==> branch onyx: inputs <==
// wallace_mul
module wallace_mul(input [15:0] a, input [15:0] b, output [32:0] out, input clk);
Settings: LEC_CHECK=0, ABC_AREA=1, CAP_MARGIN=0, CORE_MARGIN=3, CORE_UTILIZATION=17, CTS_CLUSTER_DIAMETER=35, CTS_CLUSTER_SIZE=93, GPL_ROUTABILITY_DRIVEN=0, HOLD_SLACK_MARGIN=-0.01, MAX_ROUTING_LAYER=met4, PLACE_DENSITY=0.47, SLEW_MARGIN=30; clock period 4.4 ns.
run.sh (not shown) runs the stock make flow with config.mk's settings and CLKGATE_MAP_FILE=.
==> inputs of branch yarrow, as changes to branch onyx <==
==> flow/config.mk (replaced) <==
export PLATFORM = sky130hd
export DESIGN_NAME = wallace_mul
export DESIGN_NICKNAME = wallace_mul
export VERILOG_FILES = /design/flow/design.v
export SDC_FILE = /design/flow/constraint.sdc
export NUM_CORES = 4
export LEC_CHECK = 0
export ABC_AREA = 1
export CAP_MARGIN = 0
export CORE_MARGIN = 2
export CORE_UTILIZATION = 72
export CTS_CLUSTER_DIAMETER = 307
export CTS_CLUSTER_SIZE = 15
export GPL_ROUTABILITY_DRIVEN = 0
export GPL_TIMING_DRIVEN = 1
export MAX_ROUTING_LAYER = met5
export PLACE_DENSITY_LB_ADDON = 0.02
export SETUP_SLACK_MARGIN = 0.56
export SLEW_MARGIN = 20
==> flow/constraint.sdc (replaced) <==
create_clock -name core_clock -period 2.51 [get_ports {clk}]
set_input_delay 0.5020 -clock core_clock [delete_from_list [all_inputs] [get_ports {clk}]]
set_output_delay 0.5020 -clock core_clock [all_outputs]
set_load 0.01 [all_outputs]
==> comparison <==
- Area after synthesis is the same in branch onyx and branch yarrow.
- Worst hold slack: branch onyx is lower than branch yarrow (0.0077 ns).
- Worst setup slack: branch onyx is better than branch yarrow (1.1 ns).
- Against branch onyx, the clock skew of branch yarrow is lower by 0.012 ns.
- Between branch onyx and branch yarrow, the lower sequential power is in branch onyx (gap 45%, measured against branch yarrow).
- Against branch yarrow, the utilization of branch onyx is lower by 67 points.
- Branch yarrow finished but failed the layout checks on negative setup slack. Branch onyx went through all stages and came out clean.
- In branch yarrow the clock-buffer cell count is lower than in branch onyx, by 36.
- Against branch onyx, the design area of branch yarrow is lower by about 2%.
- Critical path depth: branch onyx is lower than branch yarrow (2).
==> figures <==
Run status: branch yarrow finished with violations; branch onyx no timing/DRC/antenna violations
Layout check failures: branch yarrow negative setup slack; branch onyx -
Logic share of the area: branch yarrow 34.2%; branch onyx 28.2%
Area of the core region: branch yarrow 33700 um^2; branch onyx 144000 um^2
Detailed-routed wire length on met3: branch yarrow 4.54 mm; branch onyx 1.63 mm
Total power per unit cell area: branch yarrow 1220 nW/um^2; branch onyx 658 nW/um^2
Non-CTS buffers: branch yarrow 183; branch onyx 67
Least-Margin Pin Slew: branch yarrow 0.639 ns; branch onyx 0.987 ns
Antenna cells: branch yarrow 0; branch onyx 5
R2R Path End: branch yarrow u[7][14]; branch onyx u[5][14]
CP Max Fanout: branch yarrow 2; branch onyx 6
Setup slack after layout: branch yarrow -0.788 ns; branch onyx 0.338 ns
Placed Instance Area: branch yarrow 26400 um^2; branch onyx 27300 um^2
Slew margin rel.: branch yarrow 57.3%; branch onyx 34.0%
DP Cell Count: branch yarrow 2716; branch onyx 4097
Initial detailed-routing violation count: branch yarrow 1433; branch onyx 469
Clock-cell share: branch yarrow 4.60%; branch onyx 9.32%
1st-pass router iterations: branch yarrow 6; branch onyx 7
Signal arrival time at the worst endpoint: branch yarrow 2.80 ns; branch onyx 3.18 ns
Via count of the first global-routing pass: branch yarrow 16600; branch onyx 14000

---

==> inputs of build 1 <==
Starting RTL as in the previous note.
clock: 2.36 ns
lec_check: 0
abc_area: 1
cap_margin: 20
core_margin: 2
core_utilization: 72
cts_cluster_diameter: 396
cts_cluster_size: 15
setup_slack_margin: -0.14
slew_margin: 20
==> build 55 (differences from build 1) <==
- ABC_AREA: 1 -> not set
- CORE_UTILIZATION: 72 -> 40
- CTS_CLUSTER_DIAMETER: 396 -> not set
- CTS_CLUSTER_SIZE: 15 -> not set
- PLACE_DENSITY: not set -> 0.6
- SETUP_SLACK_MARGIN: -0.14 -> not set
==> flow/constraint.sdc (replaced) <==
create_clock -name core_clock -period 4.22 [get_ports {clk}]
set_input_delay 0.8440 -clock core_clock [delete_from_list [all_inputs] [get_ports {clk}]]
set_output_delay 0.8440 -clock core_clock [all_outputs]
set_load 0.01 [all_outputs]
==> results <==
Of build 1 and build 55, build 55 has the higher clock-buffer cell count (gap 40). Between build 1 and build 55, the lower via count is in build 55 (gap about 35%, measured against build 55). Die area: build 1 is smaller than build 55 (about 40%). Against build 1, the final area of build 55 is smaller by about 6.6%. In build 1 the sequential share of layout area is lower than in build 55, by 3.1 points. Against build 1, the routed wire length of build 55 is smaller by 36%. In build 1 the register-to-register slack is lower than in build 55, by 2.2 ns. Build 1 finished but failed the layout checks on setup timing. Build 55 finished with timing, DRC and antenna clean. Area after synthesis: build 55 is lower than build 1 (about 3.4%).
==> figures <==
metric                                                                        build 1                          build 55
Antenna violations before repair                                                    2                                 0
Pre-CTS setup slack                                                        -0.4743 ns                         0.3189 ns
Via count of the first global-routing pass                                      16793                             12304
Combinational fraction of the cell area                                        34.13%                            33.47%
Plain + repair buffers                                                            197                                74
Post-Syn Area per Cell                                                      11.15 µm²                         13.98 µm²
Simple Share, Synth                                                            10.62%                            10.09%
Starting DRC count in detailed routing                                           1032                               427
Filler cell count                                                                1326                              5130
Beginning of the worst register-to-register path                             u[4][22]                          v[1][12]
Cell with the biggest individual delay on the critical path  sky130_fd_sc_hd__dfxtp_2  sky130_fd_sc_hd__clkdlybuf4s50_1
Uppermost routed layer                                                           met5                              met4
Adder-cell share of the synthesized area                                       21.80%                            22.55%
Clock transition at path regs                                                 0.08 ns                           0.06 ns
Status                                                                failed layout checks  no timing/DRC/antenna violations
Layout check failures                                                    setup timing                                 -
Met1 Wirelength                                                              23020 µm                          20030 µm
Setup TNS                                                                   -12.13 ns                              0 ns

---

==> v16 <==
Starting RTL as in the previous note.
==> flow/config.mk <==
export PLATFORM = sky130hd
export DESIGN_NAME = wallace_mul
export DESIGN_NICKNAME = wallace_mul
export VERILOG_FILES = /design/flow/design.v
export SDC_FILE = /design/flow/constraint.sdc
export NUM_CORES = 4
export LEC_CHECK = 0
export ABC_AREA = 1
export CAP_MARGIN = 40
export CORE_MARGIN = 2
export CORE_UTILIZATION = 72
export CTS_CLUSTER_DIAMETER = 54
export CTS_CLUSTER_SIZE = 15
export GPL_TIMING_DRIVEN = 1
export MAX_ROUTING_LAYER = met5
export PLACE_DENSITY_LB_ADDON = 0.02
export SETUP_SLACK_MARGIN = -0.25
export SLEW_MARGIN = 20
==> flow/constraint.sdc <==
create_clock -name core_clock -period 2.51 [get_ports {clk}]
set_input_delay 0.5020 -clock core_clock [delete_from_list [all_inputs] [get_ports {clk}]]
set_output_delay 0.5020 -clock core_clock [all_outputs]
set_load 0.01 [all_outputs]
==> v37 (differences from v16) <==
ABC_AREA = not set   (was 1)
CAP_MARGIN = 35   (was 40)
CORE_UTILIZATION = 33   (was 72)
CTS_CLUSTER_SIZE = not set   (was 15)
GPL_TIMING_DRIVEN = 0   (was 1)
HOLD_SLACK_MARGIN = 0.29   (was not set)
PLACE_DENSITY_LB_ADDON = 0.15   (was 0.02)
SETUP_SLACK_MARGIN = 0.99   (was -0.25)
TNS_END_PERCENT = 90   (was not set)
==> flow/constraint.sdc (replaced) <==
create_clock -name core_clock -period 5.41 [get_ports {clk}]
set_input_delay 1.0820 -clock core_clock [delete_from_list [all_inputs] [get_ports {clk}]]
set_output_delay 1.0820 -clock core_clock [all_outputs]
set_load 0.01 [all_outputs]
==> Changelog: implementation <==
## Flow update

- Util after Layout: 39.99%
- CP arrival: 3.36 ns
- Clock share of power: 29.1%
- Post-route cell area: 28,690 sq um
- Final non-filler cell total: 2,870
- Via Count: 11,760
- Wl on met1: 21,680 microns
- First-pass GRT wire length: 73,160 microns
- Final setup vio count: 0
- # nets final: 2,216
- HPWL Detailed: 35,530 microns
- Outcome: complete, no violations
- GR Util met2: 21.55%
- Nets at Floorplan: 2,059
-- figures above: v37

==> Changelog: implementation <==
## Flow update

- Outcome: complete, but fails checks
- Failed Checks: negative setup slack
- Worst setup margin: -0.5017 ns
- Post-route cell area: 29,430 sq um
- # nets final: 2,714
- GR Util met2: 63.91%
- CP arrival: 2.51 ns
- Via Count: 15,340
- HPWL Detailed: 33,850 microns
- Final setup vio count: 23
- Clock share of power: 22.1%
-- figures above: v16


---

==> build 15 <==
==> flow/design.v <==
module cla32(input [31:0]a, input [31:0]b,output [32:0]out);
wire [1:0]w[0:32], L1[0:31], L2[0:31], L3[0:31], L4[0:31],L5[0:31];
wire L6[31:0];
genvar q;
generate    for(q=0; q<=31; q=q+1) begin
                  current_status s(.a(a[q]),.b(b[q]),.t(w[q+1]));
            end
endgenerate
assign w[0] = 0;
generate    for(q=0;q<=30;q=q+1) begin
                  look_ahead l(.s(w[31-q]),.f(w[30-q]),.o(L1[q]));
            end
endgenerate
assign L1[31] = w[0];
generate    for(q=0;q<=29;q=q+1) begin
                  look_ahead l(.s(L1[q]),.f(L1[q+2]),.o(L2[q]));
            end
endgenerate
assign L2[30] = L1[30];
assign L2[31] = L1[31];
generate    for(q=0;q<=27;q=q+1) begin
                  look_ahead l(.s(L2[q]),.f(L2[q+4]),.o(L3[q]));
            end
endgenerate
assign {L3[28], L3[29], L3[30], L3[31]} = {L2[28], L2[29], L2[30], L2[31]};
generate    for(q=0;q<=23;q=q+1) begin
                  look_ahead l(.s(L3[q]),.f(L3[q+8]),.o(L4[q]));
            end
endgenerate
generate    for(q=24;q<=31;q=q+1) begin
                  assign L4[q] = L3[q];
            end
endgenerate
generate    for(q=0;q<=15;q=q+1) begin
                  look_ahead l(.s(L4[q]),.f(L4[q+16]),.o(L5[q]));
            end
endgenerate
generate    for(q=16;q<=31;q=q+1) begin
                  assign L5[q] = L4[q];
            end
endgenerate
generate    for(q=0;q<=31;q=q+1) begin
                  assign L6[q] = a[q] ^ b[q] ^ L5[31-q][0];
            end
endgenerate
generate    for(q=0;q<=31;q=q+1) begin
                  assign out[q] = L6[q];
            end
            assign out[32] = w[0];
endgenerate
endmodule
module current_status(input a,input b,output [1:0]t);
      assign {t[0],t[1]} = {a || b , a && b};
endmodule
module look_ahead(input [1:0]s, input [1:0]f,output [1:0]o);
      assign o[1] = (s[1] & s[0] & !f[1]) | (s[0] & f[1] & f[0]);
      assign o[0] = (s[1] & s[0] & !f[1] & !f[0]) | (f[0] & s[0]);
endmodule
module wallace_mul(input [15:0] a, input [15:0] b, output [32:0] out, input clk);
wire [30:0] m[0:15];
reg [30:0] m15_1,m15_2,m15_3;
reg [30:0] u[14:0];
reg [31:0] v[14:0];
reg [31:0] v10_1,v12_2,v12_1;
reg [31:0] temp;
reg [31:0] temp_v;
genvar q,k,i,j;
assign m[0] = b[0] == 0 ? 31'b0 : {15'b0,a};
assign m[1] = b[1] == 0 ? 31'b0 : {14'b0,a,1'b0};
assign m[2] = b[2] == 0 ? 31'b0 : {13'b0,a,2'b0};
assign m[3] = b[3] == 0 ? 31'b0 : {12'b0,a,3'b0};
assign m[4] = b[4] == 0 ? 31'b0 : {11'b0,a,4'b0};
assign m[5] = b[5] == 0 ? 31'b0 : {10'b0,a,5'b0};
assign m[6] = b[6] == 0 ? 31'b0 : {9'b0,a,6'b0};
assign m[7] = b[7] == 0 ? 31'b0 : {8'b0,a,7'b0};
assign m[8] = b[8] == 0 ? 31'b0 : {7'b0,a,8'b0};
assign m[9] = b[9] == 0 ? 31'b0 : {6'b0,a,9'b0};
assign m[10] = b[10] == 0 ? 31'b0 : {5'b0,a,10'b0};
assign m[11] = b[11] == 0 ? 31'b0 : {4'b0,a,11'b0};
assign m[12] = b[12] == 0 ? 31'b0 : {3'b0,a,12'b0};
assign m[13] = b[13] == 0 ? 31'b0 : {2'b0,a,13'b0};
assign m[14] = b[14] == 0 ? 31'b0 : {1'b0,a,14'b0};
assign m[15] = b[15] == 0 ? 31'b0 : {a,15'b0};
generate    for(q=0; q<=14; q=q+1) begin
                  always @ ( posedge clk )
                        v[q][0] <= 0;
            end
endgenerate
generate    for(k=0; k<=12; k=k+3) begin
                  for(q=0; q<=30; q=q+1) begin
                  always @ ( posedge clk ) begin
                        u[k][q] <= m[k][q] ^ m[k+1][q] ^ m[k+2][q];
                        v[k][q+1] <= m[k][q] && m[k+1][q] || m[k+2][q] && ( m[k][q] || m[k+1][q] );
                  end
                  end
            end
            always @ ( posedge clk )
                  m15_1 <= m[15];
            for(q=0; q<=30; q=q+1) begin
            always @ ( posedge clk ) begin
                        u[1][q] <= u[0][q] ^ v[0][q] ^ u[3][q];
                        v[1][q+1] <= u[0][q] && v[0][q] || u[3][q] && ( u[0][q] || v[0][q] );
            end
            end
            for(q=0; q<=30; q=q+1) begin
            always @ ( posedge clk ) begin
                        u[2][q] <= u[6][q] ^ v[6][q] ^ v[3][q];
                        v[2][q+1] <= u[6][q] && v[6][q] || v[3][q] && ( u[6][q] || v[6][q] );
            end
            end
            for(q=0; q<=30; q=q+1) begin
            always @ ( posedge clk ) begin
                  u[4][q] <= u[9][q] ^ v[9][q] ^ u[12][q];
                  v[4][q+1] <= u[9][q] && v[9][q] || u[12][q] && ( u[9][q] || v[9][q] );
            end
            end
            always @ ( posedge clk ) begin
                  m15_2 <= m15_1;
                  v12_1 <= v[12];
            end
            for(q=0; q<=30; q=q+1) begin
            always @ ( posedge clk ) begin
                  u[5][q] <= u[1][q] ^ v[1][q] ^ u[2][q];
                  v[5][q+1] <= u[1][q] && v[1][q] || u[2][q] && ( u[1][q] || v[1][q] );
            end
            end
            for(q=0; q<=30; q=q+1) begin
            always @ ( posedge clk ) begin
                  u[7][q] <= u[4][q] ^ v[4][q] ^ v[2][q];
                  v[7][q+1] <= u[4][q] && v[4][q] || v[2][q] && ( u[4][q] || v[4][q] );
            end
            end
            always @ ( posedge clk ) begin
                  m15_3 <= m15_2;
                  v12_2 <= v12_1;
            end
            for(q=0; q<=30; q=q+1) begin
            always @ ( posedge clk ) begin
                  u[8][q] <= u[5][q] ^ v[5][q] ^ u[7][q];
                  v[8][q+1] <= u[5][q] && v[5][q] || u[7][q] && ( u[5][q] || v[5][q] );
            end
            end
            for(q=0; q<=30; q=q+1) begin
            always @ ( posedge clk ) begin
                  u[10][q] <= m15_3[q] ^ v12_2[q] ^ v[7][q];
                  v[10][q+1] <= m15_3[q] && v12_2[q] || v[7][q] && ( m15_3[q] || v12_2[q] );
            end
            end
            for(q=0; q<=30; q=q+1) begin
            always @ ( posedge clk ) begin
                  u[11][q] <= u[8][q] ^ v[8][q] ^ u[10][q];
                  v[11][q+1] <= u[8][q] && v[8][q] || u[10][q] && ( u[8][q] || v[8][q] );
            end
            end
            always @ ( posedge clk )
                  v10_1 <= v[10];
            for(q=0; q<=30; q=q+1) begin
            always @ ( posedge clk ) begin
                  u[13][q] <= u[11][q] ^ v[11][q] ^ v10_1[q];
                  v[13][q+1] <= u[11][q] && v[11][q] || v10_1[q] && ( u[11][q] || v[11][q] );
            end
            end
endgenerate
always @ ( posedge clk ) begin
      temp <= {1'b0,u[13]};
      temp_v <= v[13];
end
cla32 object(.a(temp),.b(temp_v),.out(out));
endmodule
==> flow/run.sh <==
#!/bin/bash
# the make line also repeats each setting of config.mk as NAME=value (left out here)
make -C /OpenROAD-flow-scripts/flow DESIGN_CONFIG=/design/flow/config.mk WORK_HOME=/design/flow/orfs CLKGATE_MAP_FILE= finish
==> flow/config.mk <==
export PLATFORM = sky130hd
export DESIGN_NAME = wallace_mul
export DESIGN_NICKNAME = wallace_mul
export VERILOG_FILES = /design/flow/design.v
export SDC_FILE = /design/flow/constraint.sdc
export NUM_CORES = 4
export LEC_CHECK = 0
export CAP_MARGIN = 20
export CORE_MARGIN = 2
export CORE_UTILIZATION = 40
export PLACE_DENSITY = 0.6
export SLEW_MARGIN = 20
==> flow/constraint.sdc <==
create_clock -name core_clock -period 4.4 [get_ports {clk}]
set_input_delay 0.8800 -clock core_clock [delete_from_list [all_inputs] [get_ports {clk}]]
set_output_delay 0.8800 -clock core_clock [all_outputs]
set_load 0.01 [all_outputs]
==> trial 5 (differences from build 15) <==
- CORE_UTILIZATION: 40 -> 71
- HOLD_SLACK_MARGIN: not set -> -0.05
==> flow/constraint.sdc (replaced) <==
create_clock -name core_clock -period 2.41 [get_ports {clk}]
set_input_delay 0.4820 -clock core_clock [delete_from_list [all_inputs] [get_ports {clk}]]
set_output_delay 0.4820 -clock core_clock [all_outputs]
set_load 0.01 [all_outputs]
==> build 45 (differences from build 15) <==
- ABC_AREA: not set -> 0
- CAP_MARGIN: 20 -> 0
- CORE_MARGIN: 2 -> 3
- CORE_UTILIZATION: 40 -> 17
- GPL_ROUTABILITY_DRIVEN: not set -> 0
- HOLD_SLACK_MARGIN: not set -> -0.01
- MAX_ROUTING_LAYER: not set -> met4
- PLACE_DENSITY: 0.6 -> 0.47
- SLEW_MARGIN: 20 -> 40
==> trial 91 (differences from build 15) <==
- CAP_MARGIN: 20 -> 0
- CELL_PAD_IN_SITES_GLOBAL_PLACEMENT: not set -> 3
- CTS_CLUSTER_DIAMETER: not set -> 136
- MAX_ROUTING_LAYER: not set -> met4
- PLACE_DENSITY: 0.6 -> not set
- PLACE_DENSITY_LB_ADDON: not set -> 0.19
- TNS_END_PERCENT: not set -> 65
==> flow/constraint.sdc (replaced) <==
create_clock -name core_clock -period 3.71 [get_ports {clk}]
set_input_delay 0.7420 -clock core_clock [delete_from_list [all_inputs] [get_ports {clk}]]
set_output_delay 0.7420 -clock core_clock [all_outputs]
set_load 0.01 [all_outputs]
==> qor summary <==
quantity                                                           build 15    trial 91   build 45                   trial 5
Result of the run                          no timing/DRC/antenna violations  no timing/DRC/antenna violations  no timing/DRC/antenna violations  finished with violations
Violated checks                                                           -           -          -      negative setup slack
Hold_ws                                                           0.3120 ns   0.3119 ns  0.3062 ns                 0.3070 ns
Ant. Diodes                                                               0           0          6                         1
Die extent in x                                                    248.8 um    248.8 um   381.5 um                  187.7 um
Total routed wire length on the met1 layer                         19630 um    20900 um   20960 um                  22150 um
Post-CTS setup repair buffer count                                        0          11          2                        20
Post-detailed-route wirelength per cell                            15.71 um    16.37 um   12.50 um                  23.20 um
# clk buffers                                                            98          97        100                        95
Share of total power in combinational logic                           23.5%       26.0%      25.4%                     31.4%
Worst setup path startpoint                                        temp[12]  temp_v[12]   temp[19]                temp_v[12]
FP Rows                                                                  89          89        137                        67
Cycle use final                                                      97.58%      99.50%     98.36%                    144.0%
Least-Margin Pin Slew                                             0.8587 ns   0.9055 ns  0.8468 ns                 0.8373 ns
Total of endpoints with negative setup slack in the final report          0           0          0                        23
Met2 Usage GRT                                                       22.26%      23.83%     11.25%                    59.02%
Power figures rest on the tool's default switching activity, not on a simulated workload.
